==> flow/design.v (excerpt) <==
module ame_sobel_filter #(
    parameter LINE_DATA_BITS = 7,
    parameter COMP_DATA_BITS = 8
) (
    input logic clk_i,
    input logic rst_n_i,
    input  logic comp_init_i,
    output logic comp_done_o,
    input logic [5:0] [LINE_DATA_BITS-1:0] line_data_i,
    output logic [3:0] [3:0] [COMP_DATA_BITS-1:0] comp_data_o
);
typedef enum logic [2:0] {
    IDLE   = 3'b000,
    COMP_1 = 3'b001,
    COMP_2 = 3'b010,
    COMP_3 = 3'b011,
    COMP_4 = 3'b100,
    COMP_5 = 3'b101,
    COMP_6 = 3'b110
} state_t;
state_t ctl_sta;
logic [5:0] [1:0] [COMP_DATA_BITS-1:0] line_data;
logic [3:0] [3:0] [COMP_DATA_BITS-1:0] comp_data;
typedef enum logic {
    DATA_1 = 1'b0,
    DATA_2 = 1'b1
} comp_data_t;
generate
    for (genvar i = 0; i < 6; i++) begin: comp_block
        assign line_data[i][DATA_1] = line_data_i[i];
        assign line_data[i][DATA_2] = line_data_i[i] << 1;
    end
endgenerate
logic comp_done;
assign comp_done_o = comp_done;
assign comp_data_o = comp_data;
always_ff @(posedge clk_i or negedge rst_n_i)
begin
    if (!rst_n_i) begin
        ctl_sta <= IDLE;
        comp_done <= 'b0;
        comp_data <= 'b0;
    end else begin
        case (ctl_sta)
            IDLE:
                ctl_sta <= comp_init_i ? COMP_1 : ctl_sta;
            COMP_1:
                ctl_sta <= COMP_2;
            COMP_2:
                ctl_sta <= COMP_3;
            COMP_3:
                ctl_sta <= COMP_4;
            COMP_4:
                ctl_sta <= COMP_5;
            COMP_5:
                ctl_sta <= COMP_6;
            COMP_6:
                ctl_sta <= comp_init_i ? COMP_1 : IDLE;
            default:
                ctl_sta <= IDLE;
        endcase
        comp_done <= (ctl_sta == COMP_6);
        case (ctl_sta)
            IDLE:
                comp_data <= 'b0;
            COMP_1: begin
                comp_data[0][0] <= - line_data[0][DATA_1] - line_data[1][DATA_2] - line_data[2][DATA_1];
  ...
clock: 3.67 ns
lec_check: 0
cap_margin: 20
core_margin: 2
core_utilization: 72
cts_cluster_diameter: 49
cts_cluster_size: 31
place_density: 0.95
slew_margin: 20
run.sh (not shown) runs the stock make flow with config.mk's settings and CLKGATE_MAP_FILE=.
The baseline ended with an error in global routing (GRT-0116).
Rerun with:
--- a/flow/config.mk
+++ b/flow/config.mk
@@ -8,7 +8,4 @@
 export CAP_MARGIN = 20
 export CORE_MARGIN = 2
-export CORE_UTILIZATION = 72
-export CTS_CLUSTER_DIAMETER = 49
-export CTS_CLUSTER_SIZE = 31
-export PLACE_DENSITY = 0.95
+export CORE_UTILIZATION = 65
 export SLEW_MARGIN = 20
==> flow/constraint.sdc (replaced) <==
create_clock -name core_clock -period 3.87 [get_ports {clk_i}]
set_input_delay 0.7740 -clock core_clock [delete_from_list [all_inputs] [get_ports {clk_i}]]
set_output_delay 0.7740 -clock core_clock [all_outputs]
set_load 0.01 [all_outputs]
=> With this change the flow ran to the end with no violations. Synthesized area does not change. Die area climbs by 10%. Synthesized cell count is unchanged.

## v6
ame_sobel_filter again, from the RTL that the note above started with.
export LEC_CHECK = 0
export ABC_AREA = 1
export CAP_MARGIN = 20
export CORE_ASPECT_RATIO = 0.5
export CORE_MARGIN = 2
export CORE_UTILIZATION = 59
export CTS_CLUSTER_DIAMETER = 216
export CTS_CLUSTER_SIZE = 98
export PLACE_DENSITY = 0.91
export SLEW_MARGIN = 20
export TNS_END_PERCENT = 5
create_clock -name core_clock -period 5.0 [get_ports {clk_i}]
Input-level comparison between v7 and v6:
# v6
export LEC_CHECK = 0
export ABC_AREA = 1
export CAP_MARGIN = 20
export CORE_ASPECT_RATIO = 0.5
export CORE_MARGIN = 2
export CORE_UTILIZATION = 59
export CTS_CLUSTER_DIAMETER = 216
export CTS_CLUSTER_SIZE = 98
export PLACE_DENSITY = 0.91
export SLEW_MARGIN = 20
export TNS_END_PERCENT = 5
create_clock -name core_clock -period 5.0 [get_ports {clk_i}]
# v7
export LEC_CHECK = 0
export CAP_MARGIN = 20
export CORE_ASPECT_RATIO = 0.5
export CORE_MARGIN = 2
export CORE_UTILIZATION = 40
export CTS_CLUSTER_DIAMETER = 216
export CTS_CLUSTER_SIZE = 93
export SLEW_MARGIN = 20
export TNS_END_PERCENT = 5
create_clock -name core_clock -period 5.0 [get_ports {clk_i}]
Results
The lower area growth from synthesis to final layout of v6 and v7 is in v6. Cmp v7 vs v6: clock skew higher in v7. Taking v6 as the reference, in v7 number of non-clock inverters now sits lower; utilization down 22 points; power dissipated by switching net loads decreased 2.1%; routed wire length fell by 7300 µm. Taking v6 over v7, the number of vias per cell ratio works out to 1.06. v7: flow completed, timing, DRC and antenna clean. On power, v7 does worse than v6. Delta (v7 minus v6): share of cell area taken by flip-flops and latches went up; switching power as a share of total power went down.
Power is estimated from default activity; no workload was simulated.
